==> inputs of exp/juniper <==
==> flow/design.v <==
module ALU(
	input[31:0] SrcA,
	input[31:0] SrcB,
	input[3:0] ALUOp,
	output reg[31:0] ALUResult,
	output reg[3:0] ALUFlags
	);
	always @ (*)
	begin
		ALUFlags = 4'b0000;
		if(SrcA == SrcB)
			ALUFlags[2] = 1'b1;
		case(ALUOp)
			4'b0010:
			begin
				ALUResult = SrcA - SrcB;
			end
			4'b0100:
			begin
				ALUResult = SrcA + SrcB;
			end
			4'b1010:
			begin
				ALUResult = SrcA - SrcB;
			end
			4'b1101:
			begin
				ALUResult = SrcB;
			end
			default:
			begin
				ALUResult = 32'h00000000;
			end
		endcase
	end
endmodule
module Extend(  
	input[23:0] in,
	input[1:0] ImmSrc,
	output reg[31:0] ExtImm
	);
	integer i;
	always @ (*)
	begin
		case(ImmSrc  )
		  2'b00:
		begin
			ExtImm[7:0] = in[7:0];
			for(i=8; i<32; i=i+1)
				ExtImm[i] = in[7];
		end
		  2'b01:
		begin
			ExtImm[11:0] = in[11:0];
			for(i=12; i<32; i=i+1)
				ExtImm[i] = 'b0;
		end
		  2'b10:
		begin
			ExtImm[1:0] = 2'b00;
			ExtImm[25:2] = in[23:0];
			for(i=26; i<32; i=i+1)
				ExtImm[i] = in[23];
		end
		default:
			ExtImm = 'h00000000;
		endcase
	end
endmodule
module RegisterFile(
	input clk, 
	input reset, 
	input we,
	input[1:0] RegSrc,
	input[3:0] addr1,
	input[3:0] addr2,
	input[3:0] addr3,
	input[3:0] waddr,
	input[31:0] wdata,
	input[31:0] pcin,
	output reg[31:0] data1,
	output reg[31:0] data2,
	output reg[31:0] data3,
	output[31:0] pcout
	);
	reg[31:0] registers[15:0];
	integer idx;
	assign pcout = registers[15];
	always @ (posedge clk)
	begin
		if (reset)
		begin
			for(idx=0; idx<=15; idx=idx+1) begin
				registers[idx] <= 'h00000000;
			end
		end
		else  
		begin
			if(  we)
			begin
				if(RegSrc[0] != 1'b1)
					registers[waddr] <= wdata;
				else
					registers[14] <= registers[15] + 'd4;
			end
			if(  waddr != 4'b1111 || RegSrc[0] == 1'b1 || we == 1'b0)
				registers[15] <= pcin;
		end
	end
	always @ (*)
	begin
		begin
			if(  addr1 == 15)
			begin
				data1 = registers[15] + 32'd8;
			end
			else
			begin
				data1 = registers[addr1];
			end
			if(  addr2 == 15)
			begin
				data2 = registers[15] + 32'd8;
			end
			else
			begin
				if (  RegSrc[1] == 1'b0)
					data2 = registers[addr2];
				else
					data2 = registers[waddr];
			end
			if(  addr3 == 15)
			begin
				data3 = registers[15] + 32'd8;
			end
			else
			begin
				data3 = registers[addr3];
			end
		end
	end
endmodule
module Decoder (
	input[1:0] op,
	input[5:0] funct,
	output reg MemtoReg,
	output reg ALUSrc,
	output reg[1:0] ImmSrc,
	output reg[1:0] RegSrc,
	output reg[3:0] ALUOp,
	output reg Svalue
	);
	always @(*)
	begin
		case (op)
			2'b00:
			begin
				MemtoReg = 1'b0;
				ALUOp = funct[4:1];
				Svalue = funct[0];
				if(funct[5] == 1'b1)
				begin
					ALUSrc = 1'b1;
					ImmSrc = 2'b00;  
					RegSrc = 2'b00;
				end
				else
				begin
					ALUSrc = 1'b0;
					ImmSrc = 2'b00;
					RegSrc = 2'b00;
				end
			end
			2'b01:
			begin
				MemtoReg = 1'b1;
				ALUOp = (funct[3] == 1'b1) ? 4'b0100 : 4'b0010;
				Svalue = 1'b0;
				if(funct[5] == 1'b0)
				begin
					ALUSrc = 1'b1;
					ImmSrc = 2'b01;
					RegSrc = 2'b00;
				end
				else 
				begin
					ALUSrc = 1'b0;
					ImmSrc = 2'b01;
					RegSrc = 2'b00;				
				end
			end
			2'b10:
			begin
				MemtoReg = 1'b0;
				ALUOp = 4'b0100;
				Svalue = 1'b0;
				ALUSrc = 1'b1;
				ImmSrc = 2'b10;
				RegSrc = 2'b01;
			end
			default:
			begin
				MemtoReg = 1'b0;
				ALUOp = 4'b0000;
				Svalue = 1'b0;
				ALUSrc = 1'b0;
				ImmSrc = 2'b00;
				RegSrc = 2'b00;
			end
		endcase
	end
endmodule
module ConditionalLogic (
	input clk,
	input reset,
	input[1:0] op,
	input[5:0] funct,
	input[3:0] cond,
	input[3:0] ALUFlags,
	output reg PCSrc,
	output reg RegWrite,
	output reg MemWrite
	);
	reg condEx;
	reg Zero;
	always @(posedge clk)
	begin
		if (reset)
			Zero <= 1'b0;
		else if (op == 2'b00 && funct[4:1] == 4'b1010 && condEx == 1'b1)
			Zero <= ALUFlags[2];
	end
	always @(*)
	begin
		case(cond)
			4'b0000: condEx = (Zero == 1'b1) ? 1'b1 : 1'b0;
			4'b0001: condEx = (Zero == 1'b0) ? 1'b1 : 1'b0;
			default: condEx = 1'b1;
		endcase
	end
	always @(*)
	begin
		case(op)
			2'b00: 
			begin
				PCSrc = 1'b0;
				MemWrite = 1'b0;
				if(condEx == 1'b1)
					RegWrite = (funct[4:1] == 4'b0010 || funct[4:1] == 4'b0100 || funct[4:1] == 4'b1101) ? 1'b1 : 1'b0;
				else
					RegWrite = 1'b0;
			end
			2'b01:
			begin
				PCSrc = 1'b0;
				if(condEx == 1'b1)
				begin
					MemWrite = ~funct[0];
					RegWrite = funct[0];
				end
				else
				begin
					MemWrite = 1'b0;
					RegWrite = 1'b0;
				end
			end
			2'b10:
			begin
				MemWrite = 1'b0;
				if(condEx == 1'b1)
				begin
					PCSrc = 1'b1;
					RegWrite = (funct[4] == 1'b1) ? 1'b1 : 1'b0;
				end
				else
				begin
					PCSrc = 1'b0;
					RegWrite = 1'b0;
				end
			end
			default:
			begin
				PCSrc = 1'b0;
				MemWrite = 1'b0;
				RegWrite = 1'b0;
			end
		endcase
	end
endmodule
module ControlUnit(
	input clk,
	input reset,
	input[3:0] ALUFlags,
	input[3:0] cond,
	input[1:0] op,
	input[5:0] funct,
	output[3:0] ALUOp,
	output[1:0] ImmSrc,
	output[1:0] RegSrc,
	output PCSrc,
	output RegWrite,
	output MemWrite,
	output MemtoReg,
	output ALUSrc,
	output Svalue
	);
	Decoder _decoder(
		.op			(op),
		.funct		(funct),
		.MemtoReg	(MemtoReg),
		.ALUSrc		(ALUSrc),
		.ImmSrc		(ImmSrc),
		.RegSrc		(RegSrc),
		.ALUOp 		(ALUOp),
		.Svalue		(Svalue));
	ConditionalLogic _conditional(
		.clk		(clk),
		.reset		(reset),
		.op			(op),
		.funct		(funct),
		.cond		(cond),
		.ALUFlags	(ALUFlags),
		.PCSrc		(PCSrc),
		.RegWrite	(RegWrite),
		.MemWrite	(MemWrite));
endmodule
module ARMProcessor(
	input clk,
	input reset,
	output[31:0] pc,
	input[31:0] inst,
	input nIRQ,
	output[3:0] be,
	output[31:0] memaddr,
	output memwrite,
	output memread,
	output[31:0] writedata,
	input[31:0] readdata
	);
	assign pc = pctmp;
	assign be = 4'b1111;  
	wire[3:0] ReadAddr1, ReadAddr2, WriteAddr;
	wire[31:0] ReadData1, ReadData2, ReadData3;
	wire[31:0] Result, ExtImm, SrcB, ALUResult, PCPlus4, PCBranch, pctmp;
	wire[3:0] ALUOp, ALUFlags;
	wire[1:0] RegSrc, ImmSrc;
	wire PCSrc, RegWrite, MemWrite, MemtoReg, ALUSrc, Svalue;
	wire[31:0] NextPC;
	assign ReadAddr1 = inst[19:16];
	assign ReadAddr2 = inst[3:0];
	assign WriteAddr = inst[15:12];
	assign memaddr = ALUResult;
	assign memwrite = MemWrite;
	assign memread = 'b1;
	assign writedata = ReadData3;
	assign SrcB = (ALUSrc == 1'b0) ? ReadData2 : ExtImm;
	assign Result = (MemtoReg == 1'b0) ? ALUResult : readdata;
	assign PCPlus4 = pctmp + 32'd4;
	assign PCBranch = pctmp + ExtImm + 32'd8;
	assign NextPC = (PCSrc == 1'b0) ? PCPlus4 : PCBranch;
	ControlUnit _ControlUnit(
			.clk(clk),
			.reset(reset),
			.ALUFlags(ALUFlags), 
			.cond(inst[31:28]), 
			.op(inst[27:26]), 
			.funct(inst[25:20]), 
			.ALUOp(ALUOp), 
			.ImmSrc(ImmSrc), 
			.RegSrc(RegSrc),  
			.PCSrc(PCSrc), 
			.RegWrite(RegWrite), 
			.MemWrite(MemWrite), 
			.MemtoReg(MemtoReg), 
			.ALUSrc(ALUSrc), 
			.Svalue(Svalue)
	);
	RegisterFile _RegisterFile( 
			.clk(clk), 
			.reset(reset), 
			.we(RegWrite), 
			.RegSrc(RegSrc), 
			.addr1(ReadAddr1), 
			.addr2(ReadAddr2), 
			.addr3(WriteAddr),
			.waddr(WriteAddr), 
			.wdata(Result), 
			.pcin(NextPC), 
			.data1(ReadData1), 
			.data2(ReadData2), 
			.data3(ReadData3), 
			.pcout(pctmp)
	);
	Extend _Extend( 
		.in(inst[23:0]), 
		.ImmSrc(ImmSrc), 
		.ExtImm(ExtImm) 
	);
	ALU _ALU( 
		.SrcA(ReadData1), 
		.SrcB(SrcB), 
		.ALUOp(ALUOp), 
		.ALUFlags(ALUFlags), 
		.ALUResult(ALUResult) 
	); 
endmodule
==> flow/run.sh <==
#!/bin/bash
# the make line also repeats each setting of config.mk as NAME=value (left out here)
make -C /OpenROAD-flow-scripts/flow DESIGN_CONFIG=/design/flow/config.mk WORK_HOME=/design/flow/orfs CLKGATE_MAP_FILE= finish
==> flow/config.mk <==
export PLATFORM = sky130hd
export DESIGN_NAME = ARMProcessor
export DESIGN_NICKNAME = ARMProcessor
export VERILOG_FILES = /design/flow/design.v
export SDC_FILE = /design/flow/constraint.sdc
export NUM_CORES = 4
export LEC_CHECK = 0
export CAP_MARGIN = 15
export CELL_PAD_IN_SITES_DETAIL_PLACEMENT = 0
export CORE_MARGIN = 2
export CORE_UTILIZATION = 58
export CTS_CLUSTER_DIAMETER = 363
export CTS_CLUSTER_SIZE = 22
export SLEW_MARGIN = 20
==> flow/constraint.sdc <==
create_clock -name core_clock -period 4.46 [get_ports {clk}]
set_input_delay 0.8920 -clock core_clock [delete_from_list [all_inputs] [get_ports {clk}]]
set_output_delay 0.8920 -clock core_clock [all_outputs]
set_load 0.01 [all_outputs]
==> exp/nickel: changes against exp/juniper <==
Settings changed: ABC_AREA set to 1, CAP_MARGIN 15 to 20, CELL_PAD_IN_SITES_DETAIL_PLACEMENT 0 to unset, CELL_PAD_IN_SITES_GLOBAL_PLACEMENT set to 3, CORE_ASPECT_RATIO set to 1.78, CORE_UTILIZATION 58 to 50, CTS_CLUSTER_DIAMETER 363 to 97, CTS_CLUSTER_SIZE 22 to 63, GPL_ROUTABILITY_DRIVEN set to 1, HOLD_SLACK_MARGIN set to 0.3, MAX_ROUTING_LAYER set to met5, MIN_ROUTING_LAYER set to met2, SLEW_MARGIN 20 to 15.
==> flow/constraint.sdc (replaced) <==
create_clock -name core_clock -period 7.23 [get_ports {clk}]
set_input_delay 1.4460 -clock core_clock [delete_from_list [all_inputs] [get_ports {clk}]]
set_output_delay 1.4460 -clock core_clock [all_outputs]
set_load 0.01 [all_outputs]
==> exp/cedar: changes against exp/juniper <==
Settings changed: CAP_MARGIN 15 to 20, CELL_PAD_IN_SITES_DETAIL_PLACEMENT 0 to unset, CORE_UTILIZATION 58 to 53, CTS_CLUSTER_DIAMETER 363 to unset, CTS_CLUSTER_SIZE 22 to unset, SETUP_SLACK_MARGIN set to 2.5.
==> flow/constraint.sdc (replaced) <==
create_clock -name core_clock -period 7.95 [get_ports {clk}]
set_input_delay 1.5900 -clock core_clock [delete_from_list [all_inputs] [get_ports {clk}]]
set_output_delay 1.5900 -clock core_clock [all_outputs]
set_load 0.01 [all_outputs]
==> out/results.tsv <==
stage	metric	value	unit
outcome	status	finished clean	
synth	number of cells in Yosys stat	3455	
power	sequential share of power	32.2	%
sta	final worst slack	222	ps
placement	GP Congestion	1.00	
sta	clock skew	27.7	ps
worst_setup_path	reg-to-reg endpoint	_RegisterFile.registers[14][25]	
global_route	largest net degree at the start of global routing	48	
final_layout	fraction of area in registers	30.5	%
power	static leakage	19.0	nW
routing	routed length on met3	24.8	mm
# the run above: exp/cedar

==> out/results.tsv <==
stage	metric	value	unit
synth	Synth Seq Share	37.3	%
synth	list of most frequent post-synthesis cells	nand2_1, nor2_1, o21ai_0	
synth	Cell Area, Synth	41200	sq um
outcome	status	did not finish	
synth	FFs w/ async S/R, synth	0	%
synth	number of cells in Yosys stat	5623	
synth	most numerous cell in the Yosys netlist	nand2_1	
floorplanning	Core Util at FP	50.4	%
outcome	first error	[ERROR GPL-0301] Utilization 118.270 % exceeds 100%.	
synth	chip area in the Yosys report	41200	sq um
outcome	Stop stage	3_1_place_gp_skip_io	
# the run above: exp/nickel

==> out/results.tsv <==
stage	metric	value	unit
power	sequential share of power	32.7	%
synth	number of cells in Yosys stat	3455	
worst_setup_path	reg-to-reg endpoint	_RegisterFile.registers[0][7]	
sta	clock skew	43.3	ps
sta	final worst slack	-1920	ps
placement	GP Congestion	1.01	
routing	routed length on met3	34.0	mm
outcome	Fail Reasons	negative setup slack	
sta	Final Setup Violations	496	
outcome	status	failed layout checks	
# the run above: exp/juniper

Power is estimated from default activity; no workload was simulated.
